==> flow/design.v <==
 `timescale 1ns / 1ps
module calc_logic(
   input clk,
   input rst,
   input [4:0] keycode,
   input newkey,
   output [15:0] Xdisplay,
   output LED_NEG_digit,
   output LED_OVW
   );
   localparam[4:0] KEY_CE = 5'b01100,
                   KEY_CA = 5'b00100,
                   KEY_MULTI = 5'b01001,
                   KEY_SUB = 5'b01010,
                   KEY_ADD = 5'b01011,
                   KEY_SQR = 5'b00001,
                   KEY_CH_SIGN = 5'b00010,
                   KEY_EQUALS = 5'b00011;
   reg signed [17:0] X, nextX, Y, nextY, ANS;
   reg [1:0] OP, nextOP;
   wire ADD = (OP == KEY_ADD [1:0]);
   wire SUB = (OP == KEY_SUB [1:0]);
   wire MULTI = (OP == KEY_MULTI [1:0]);        
   wire OP_T2 = (newkey && (keycode[4:2] == 3'b010) );
   wire CA = (newkey && (keycode == KEY_CA) );             
   wire CE = (newkey && (keycode == KEY_CE) );
   wire digit = (newkey && (keycode[4] == 1'b1) );
   wire EQUALS = (newkey && (keycode == KEY_EQUALS) );
   wire SQR = (newkey && (keycode == KEY_SQR) );
   wire CH_SIGN = (newkey && (keycode == KEY_CH_SIGN) );
   wire [6:0] CONTROL = {CE, CA, OP_T2, digit, EQUALS, SQR, CH_SIGN};  
   wire signed [17:0] ANS_ADD, ANS_MULTI, ANS_SUB, ANS_SQR, ANS_CH_SIGN;
   assign ANS_ADD = X+Y;
   assign ANS_SUB = Y-X;
   assign ANS_MULTI = X*Y;
   assign ANS_SQR = X*X;
   assign ANS_CH_SIGN = X*-1;  
   assign LED_OVW = X[16]; 
   assign Xdisplay = X[15:0];
   assign LED_NEG_digit = X[17];  
   always @ (ADD, MULTI, SUB, ANS_ADD, ANS_MULTI, ANS_SUB, X)
       case({ADD, SUB, MULTI})
           3'b100: ANS = ANS_ADD;
           3'b010: ANS = ANS_SUB;
           3'b001: ANS = ANS_MULTI;
           default: ANS = X;
       endcase   
   always @ (CONTROL, X, keycode, ANS, ANS_SQR, ANS_CH_SIGN)
       casez(CONTROL)
           7'b1000000: nextX = 18'b0;
           7'b?1?????: nextX = 18'b0;
           7'b0010000: nextX = 18'b0;
           7'b0001000: nextX = {X[12:0], keycode[3:0]};  
           7'b0000100: nextX = ANS;
           7'b0000010: nextX = ANS_SQR;
           7'b0000001: nextX = ANS_CH_SIGN;
           default: nextX = X;
       endcase
   always @ (posedge clk or posedge rst)
   begin
       if(rst) X <= 18'b0;
       else X <= nextX;
   end
   always @ (OP_T2, CA, Y, X)
       case({OP_T2, CA})
           2'b00: nextY = Y;
           2'b10: nextY = X;
           default: nextY = 18'b0;
       endcase
   always @ (posedge clk or posedge rst)
     begin
         if(rst) Y <= 18'b0;
         else Y <= nextY;
     end
   always @ (OP_T2, CA, keycode, OP)
       case({OP_T2, CA})
           2'b00: nextOP = OP;
           2'b10: nextOP = keycode[1:0];
           default: nextOP = 2'b0;
       endcase
   always @ (posedge clk or posedge rst)
     begin
         if(rst) OP <= 2'b0;
         else OP <= nextOP;
     end
   endmodule
Settings: LEC_CHECK=0, ABC_AREA=1, CAP_MARGIN=20, CORE_MARGIN=2, CORE_UTILIZATION=72, CTS_CLUSTER_DIAMETER=216, CTS_CLUSTER_SIZE=99, PLACE_DENSITY_LB_ADDON=0.04, SETUP_SLACK_MARGIN=1.31, SLEW_MARGIN=20, TNS_END_PERCENT=15; clock period 4.52 ns.
run.sh (not shown) runs the stock make flow with config.mk's settings and CLKGATE_MAP_FILE=.
The starting point never finished: it broke off in 5_1_grt on GRT-0116.
Change:
==> flow/config.mk (replaced) <==
export PLATFORM = sky130hd
export DESIGN_NAME = calc_logic
export DESIGN_NICKNAME = calc_logic
export VERILOG_FILES = /design/flow/design.v
export SDC_FILE = /design/flow/constraint.sdc
export NUM_CORES = 4
export LEC_CHECK = 0
export CAP_MARGIN = 20
export CORE_MARGIN = 2
export CORE_UTILIZATION = 72
export PLACE_DENSITY_LB_ADDON = 0.0
export SLEW_MARGIN = 20
==> flow/constraint.sdc (replaced) <==
create_clock -name core_clock -period 5.59 [get_ports {clk}]
set_input_delay 1.1180 -clock core_clock [delete_from_list [all_inputs] [get_ports {clk}]]
set_output_delay 1.1180 -clock core_clock [all_outputs]
set_load 0.01 [all_outputs]
Result:
- Now the flow completed, yet does not pass: negative setup slack
- synthesized cell count went down by 27%
- die area shrinks by 8.1%
- synthesized area fell by 8.3%
Change:
--- a/flow/config.mk
+++ b/flow/config.mk
@@ -6,7 +6,7 @@
 export NUM_CORES = 4
 export LEC_CHECK = 0
+export ABC_AREA = 1
 export CAP_MARGIN = 20
 export CORE_MARGIN = 2
 export CORE_UTILIZATION = 72
-export PLACE_DENSITY_LB_ADDON = 0.0
 export SLEW_MARGIN = 20
==> flow/constraint.sdc (replaced) <==
create_clock -name core_clock -period 6.43 [get_ports {clk}]
set_input_delay 1.2860 -clock core_clock [delete_from_list [all_inputs] [get_ports {clk}]]
set_output_delay 1.2860 -clock core_clock [all_outputs]
set_load 0.01 [all_outputs]
What happened: This time the run ran to the end with no violations. Setup slack improves by 1.0 ns. Critical path depth grows by 4. Routed wire length is lower by about 8%. Cell count went up by about 24%. Worst hold slack gets better by 0.028 ns. Total power goes down by about 5%. Sequential share of layout area stays flat. Clock-buffer cell count does not change. First-iteration DRC count falls by about 2.3%. Global-route usage falls by 3.9 points. Area after synthesis is higher by 9.1%.
Change:
--- a/flow/config.mk
+++ b/flow/config.mk
@@ -6,7 +6,7 @@
 export NUM_CORES = 4
 export LEC_CHECK = 0
-export ABC_AREA = 1
 export CAP_MARGIN = 20
 export CORE_MARGIN = 2
 export CORE_UTILIZATION = 72
+export PLACE_DENSITY_LB_ADDON = 0.0
 export SLEW_MARGIN = 20
==> flow/constraint.sdc (replaced) <==
create_clock -name core_clock -period 5.53 [get_ports {clk}]
set_input_delay 1.1060 -clock core_clock [delete_from_list [all_inputs] [get_ports {clk}]]
set_output_delay 1.1060 -clock core_clock [all_outputs]
set_load 0.01 [all_outputs]
After rerunning:
- Now the flow completed, yet does not pass: negative setup slack
- die size is lower by 8.1%
- final area is higher by 3.4%
- global-route usage rose by 2.5 points
- via count decreases by 10%
- sequential cell count does not change
- first-iteration DRC count fell by 4.4%
- clock skew came out higher by 0.0096 ns
Change:
--- a/flow/config.mk
+++ b/flow/config.mk
@@ -8,5 +8,4 @@
 export CAP_MARGIN = 20
 export CORE_MARGIN = 2
-export CORE_UTILIZATION = 72
-export PLACE_DENSITY_LB_ADDON = 0.0
+export CORE_UTILIZATION = 58
 export SLEW_MARGIN = 20
==> flow/constraint.sdc (replaced) <==
create_clock -name core_clock -period 4.36 [get_ports {clk}]
set_input_delay 0.8720 -clock core_clock [delete_from_list [all_inputs] [get_ports {clk}]]
set_output_delay 0.8720 -clock core_clock [all_outputs]
set_load 0.01 [all_outputs]
What happened: The changed run finished but fails on negative setup slack. Worst hold slack gains 0.018 ns. Wire length went down by 8.3%. Clock power went up by 16%. Area after synthesis is unchanged. Global-route usage went down by 11 points. Count of clock-buffer cells in the layout went up by 2.

Starts from the design.v that is shown in full above.
Settings: LEC_CHECK=0, CAP_MARGIN=20, CORE_MARGIN=2, CORE_UTILIZATION=72, CTS_CLUSTER_SIZE=72, PLACE_DENSITY_LB_ADDON=0.0, SETUP_SLACK_MARGIN=1.63, SLEW_MARGIN=20; clock period 5.59 ns.
The baseline ran to the end with violations: setup timing.
==> next run, changes <==
- CORE_UTILIZATION: 72 -> 58
- CTS_CLUSTER_SIZE: 72 -> unset
- PLACE_DENSITY_LB_ADDON: 0.0 -> unset
- SETUP_SLACK_MARGIN: 1.63 -> unset
- clock period: 5.59 -> 6.6 ns (I/O delays scaled with it)
This time the run ran to the end with no violations.
Wire length fell by 6.7%.
Setup slack is better by 0.62 ns.
Final area is lower by 9.2%.
Maximum frequency shrinks by 6.4%.
Via count fell by 9.2%.
Clock-buffer cell count rose by 1.
Hold slack stays flat.
Clock power is lower by 35%.
Global-route usage is lower by 8.0 points.
Synthesized cell count does not change.
Utilization is lower by 24 points.
==> next run, changes <==
- CORE_UTILIZATION: 58 -> 72
- CTS_CLUSTER_SIZE: unset -> 72
- PLACE_DENSITY_LB_ADDON: unset -> 0.0
- SETUP_SLACK_MARGIN: unset -> 0.4
- clock period: 6.6 -> 5.59 ns (I/O delays scaled with it)
What happened:
- With this change the flow ran to the end with violations: setup timing
- combinational power rises by about 40%
- setup slack is worse by 0.80 ns
- global-route usage rises by 6.9 points
- maximum frequency rises by about 3.5%
- first-iteration DRC count rises by 32%
==> next run, changes <==
- GPL_ROUTABILITY_DRIVEN: unset -> 0
- SETUP_SLACK_MARGIN: 0.4 -> unset
- TNS_END_PERCENT: unset -> 75
- clock period: 5.59 -> 5.53 ns (I/O delays scaled with it)
Outcome:
- The new run finished but failed the layout checks on setup timing
- wire length drops by about 6.5%
- non-clock buffer count grows by 17
- total power goes up by 3.1%
- final area drops by 1.9%
- sequential power hardly moves
- clock power went up by 16%
==> next run, changes <==
- GPL_ROUTABILITY_DRIVEN: 0 -> unset
- SETUP_SLACK_MARGIN: unset -> 1.63
- TNS_END_PERCENT: 75 -> 5
- clock period: 5.53 -> 5.59 ns (I/O delays scaled with it)
Result:
- The changed run finished but fails on setup timing
- combinational power hardly moves
- sequential cell count is unchanged
- non-clock buffer count came out lower by 2
- total power came out lower by 3.3%
- routed wire length came out higher by 13%
- setup slack loses 0.30 ns
- synthesized area stays the same
- global-route usage came out higher by 3.2 points
- sequential power stays flat
- via count came out higher by 3.1%

Setup of job 4640:
Starts from the design.v that is shown in full above.
Settings: LEC_CHECK=0, ABC_AREA=1, CAP_MARGIN=20, CORE_MARGIN=2, CORE_UTILIZATION=64, CTS_CLUSTER_DIAMETER=216, CTS_CLUSTER_SIZE=99, PLACE_DENSITY_LB_ADDON=0.04, SLEW_MARGIN=20, TNS_END_PERCENT=10; clock period 4.52 ns.
Although it ran to completion, job 4640 produced a layout that fails the final checks because of setup timing.
What job 1710 does differently from job 4640 at the input level:
==> flow/config.mk <==
export PLATFORM = sky130hd
export DESIGN_NAME = calc_logic
export DESIGN_NICKNAME = calc_logic
export VERILOG_FILES = /design/flow/design.v
export SDC_FILE = /design/flow/constraint.sdc
export NUM_CORES = 4
export LEC_CHECK = 0
export CAP_MARGIN = 20
export CORE_MARGIN = 2
export CORE_UTILIZATION = 69
export CTS_CLUSTER_DIAMETER = 216
export CTS_CLUSTER_SIZE = 99
export PLACE_DENSITY = 0.37
export SLEW_MARGIN = 20
From the logs: job 4640 reached the end of the flow and failed the layout checks with setup timing.
Complete run, failing final checks: job 1710, reason setup timing.
Compared with job 4640, in job 1710 final-layout clock buffer total rose 1, total routed wirelength fell about 9%.
Job 1710 — register share after synthesis 0.62 points higher, job 4640 as reference
The setup slack number comes out lower for job 1710 vs job 4640.

## run A
Starts from the design.v that is shown in full above.
Settings: LEC_CHECK=0, ABC_AREA=1, CAP_MARGIN=20, CELL_PAD_IN_SITES_DETAIL_PLACEMENT=0, CORE_ASPECT_RATIO=0.68, CORE_MARGIN=2, CORE_UTILIZATION=50, CTS_CLUSTER_SIZE=33, MIN_ROUTING_LAYER=met1, PLACE_DENSITY=0.66, SETUP_SLACK_MARGIN=0.71, SLEW_MARGIN=20, TNS_END_PERCENT=70; clock period 2.71 ns.
Run A ran in full, but the layout does not pass; the checks complain about setup timing.
Setup changes, run A to run B
Settings: a change of TNS_END_PERCENT from 70 to 10; a change of SETUP_SLACK_MARGIN from 0.71 to 1.74; an added CTS_CLUSTER_DIAMETER of 198; a change of CTS_CLUSTER_SIZE from 33 to 99; a change of CORE_UTILIZATION from 50 to 56; a change of the clock period (ns, I/O delays scaled along) from 2.71 to 5.98.
### Flow results
NOTE: post-cts gate resize count in run B falls short of that of run A
Routed length on met2: run B < run A
There was hardly any difference in flip-flop count between run A and run B.
Side by side, power share of the clock group turned out higher in run B than in run A.
Comparing run B and run A, the lower buffer count from post-CTS setup fixing was measured on run B.
Run B: total global routing track utilization is 1.8 points higher than what run A reported.
Of run B and run A, the run reporting the lower proportion of cell area occupied by registers was run A.
Total power: run B below run A
Run B vs run A: routed wire length down by a little under 10%
Run B: flow completed, timing, DRC and antenna clean
> inputs changed (run B -> run C)
Settings: a deleted MIN_ROUTING_LAYER that had been met1; a deleted CTS_CLUSTER_DIAMETER that had been 198; a deleted TNS_END_PERCENT that had been 10; a deleted CTS_CLUSTER_SIZE that had been 99; a deleted ABC_AREA that had been 1; a deleted CORE_ASPECT_RATIO that had been 0.68; a deleted PLACE_DENSITY that had been 0.66; a deleted SETUP_SLACK_MARGIN that had been 1.74; a change of CORE_UTILIZATION from 56 to 40; a deleted CELL_PAD_IN_SITES_DETAIL_PLACEMENT that had been 0; a change of the clock period (ns, I/O delays scaled along) from 5.98 to 6.6.
[summary]
- Delta (run C minus run B): share of synthesized cell area in and-or and or-and compound cells went up by 2.0 points, setup slack fell by 0.0094 ns.
- According to the power report, total power for run C is lower than for run B.
- Run B has higher number of placed instances with taps included than run C.
- Comparing run C against run B, there is no change at all in tally of max-capacitance violations.
What run D does differently from run C at the input level:
Settings: CORE_UTILIZATION: 40 -> 70; CTS_CLUSTER_SIZE: unset -> 37; the clock period (ns, I/O delays scaled along): 6.6 -> 5.59.
### Flow results
- Comparing global-route wire length before repair for run D and run C, the smaller number came from run C.
- Met3 track demand over resource, run D and run C: larger value in run D
- | run D | all stages done | FAIL | setup timing |
- Run D ended with less die boundary height than run C.
- [compare] base=run C new=run D: number of post-CTS setup repair buffers now larger; share of the core filled by cells before placement now larger; placer congestion estimate now larger.

// calc_logic: RTL as listed in full above, without the edits since
export LEC_CHECK = 0
export ABC_AREA = 1
export CAP_MARGIN = 20
export CELL_PAD_IN_SITES_DETAIL_PLACEMENT = 0
export CELL_PAD_IN_SITES_GLOBAL_PLACEMENT = 3
export CORE_ASPECT_RATIO = 1.61
export CORE_MARGIN = 2
export CORE_UTILIZATION = 53
export CTS_CLUSTER_SIZE = 99
export MIN_ROUTING_LAYER = met1
export PLACE_DENSITY = 0.66
export SETUP_SLACK_MARGIN = 0.43
export SLEW_MARGIN = 30
export TNS_END_PERCENT = 70
create_clock -name core_clock -period 5.98 [get_ports {clk}]
The first run stopped in 3_1_place_gp_skip_io (GPL-0301).
Edit:
--- a/flow/config.mk
+++ b/flow/config.mk
@@ -10,6 +10,6 @@
 export CELL_PAD_IN_SITES_DETAIL_PLACEMENT = 0
-export CELL_PAD_IN_SITES_GLOBAL_PLACEMENT = 3
-export CORE_ASPECT_RATIO = 1.61
+export CORE_ASPECT_RATIO = 0.68
 export CORE_MARGIN = 2
-export CORE_UTILIZATION = 53
+export CORE_UTILIZATION = 70
+export CTS_CLUSTER_DIAMETER = 198
 export CTS_CLUSTER_SIZE = 99
@@ -18,3 +18,3 @@
 export SETUP_SLACK_MARGIN = 0.43
-export SLEW_MARGIN = 30
-export TNS_END_PERCENT = 70
+export SLEW_MARGIN = 20
+export TNS_END_PERCENT = 10
=>
- Now the flow completed without violations
- synthesized cell count stays the same
- die size falls by a quarter to a third
- area after synthesis is unchanged
Edit:
--- a/flow/config.mk
+++ b/flow/config.mk
@@ -7,10 +7,9 @@
 export LEC_CHECK = 0
-export ABC_AREA = 1
+export ABC_AREA = 0
 export CAP_MARGIN = 20
 export CELL_PAD_IN_SITES_DETAIL_PLACEMENT = 0
-export CORE_ASPECT_RATIO = 0.68
+export CORE_ASPECT_RATIO = 1.17
 export CORE_MARGIN = 2
-export CORE_UTILIZATION = 70
-export CTS_CLUSTER_DIAMETER = 198
-export CTS_CLUSTER_SIZE = 99
+export CORE_UTILIZATION = 56
+export CTS_CLUSTER_SIZE = 44
 export MIN_ROUTING_LAYER = met1
@@ -19,2 +18,2 @@
 export SLEW_MARGIN = 20
-export TNS_END_PERCENT = 10
+export TNS_END_PERCENT = 70
==> flow/constraint.sdc (replaced) <==
create_clock -name core_clock -period 2.54 [get_ports {clk}]
set_input_delay 0.5080 -clock core_clock [delete_from_list [all_inputs] [get_ports {clk}]]
set_output_delay 0.5080 -clock core_clock [all_outputs]
set_load 0.01 [all_outputs]
Effect:
- The new run completed and failed the layout checks on negative setup slack
- worst setup slack is worse by 3.3 ns
- register-to-register slack got worse by 3.3 ns
- design area goes up by 11%
- synthesized area fell by 8.3%
- core utilization fell by 2.9 points
- critical path depth drops by 3
Edit:
--- a/flow/config.mk
+++ b/flow/config.mk
@@ -7,9 +7,10 @@
 export LEC_CHECK = 0
-export ABC_AREA = 0
+export ABC_AREA = 1
 export CAP_MARGIN = 20
 export CELL_PAD_IN_SITES_DETAIL_PLACEMENT = 0
-export CORE_ASPECT_RATIO = 1.17
+export CORE_ASPECT_RATIO = 1.74
 export CORE_MARGIN = 2
 export CORE_UTILIZATION = 56
-export CTS_CLUSTER_SIZE = 44
+export CTS_CLUSTER_DIAMETER = 198
+export CTS_CLUSTER_SIZE = 99
 export MIN_ROUTING_LAYER = met1
@@ -18,2 +19,2 @@
 export SLEW_MARGIN = 20
-export TNS_END_PERCENT = 70
+export TNS_END_PERCENT = 10
==> flow/constraint.sdc (replaced) <==
create_clock -name core_clock -period 5.98 [get_ports {clk}]
set_input_delay 1.1960 -clock core_clock [delete_from_list [all_inputs] [get_ports {clk}]]
set_output_delay 1.1960 -clock core_clock [all_outputs]
set_load 0.01 [all_outputs]
Effect: This time the run completed without violations. Critical path depth is higher by 4. Clock-buffer cell count is unchanged. Register-to-register slack improved by 3.5 ns. Hold slack gains 0.030 ns. Fmax went up by 1.6%. First-iteration DRC count came out higher by 27%.
Edit:
--- a/flow/config.mk
+++ b/flow/config.mk
@@ -10,7 +10,8 @@
 export CELL_PAD_IN_SITES_DETAIL_PLACEMENT = 0
-export CORE_ASPECT_RATIO = 1.74
+export CORE_ASPECT_RATIO = 1.17
 export CORE_MARGIN = 2
 export CORE_UTILIZATION = 56
-export CTS_CLUSTER_DIAMETER = 198
-export CTS_CLUSTER_SIZE = 99
+export CTS_CLUSTER_DIAMETER = 275
+export CTS_CLUSTER_SIZE = 44
+export HOLD_SLACK_MARGIN = 0.29
 export MIN_ROUTING_LAYER = met1
@@ -19,2 +20,2 @@
 export SLEW_MARGIN = 20
-export TNS_END_PERCENT = 10
+export TNS_END_PERCENT = 70
==> flow/constraint.sdc (replaced) <==
create_clock -name core_clock -period 2.54 [get_ports {clk}]
set_input_delay 0.5080 -clock core_clock [delete_from_list [all_inputs] [get_ports {clk}]]
set_output_delay 0.5080 -clock core_clock [all_outputs]
set_load 0.01 [all_outputs]
Result: With this change the flow completed, yet does not pass: negative setup slack. Design area came out higher by 24%. Routed wire length came out higher by about 11%. Hold slack is better by 0.019 ns. Worst setup slack is worse by 3.3 ns. Fmax came out higher by about 1.7%. Power came out higher to 3.2 times its value.
No activity file was given, so power comes from the tool's default toggle rates.
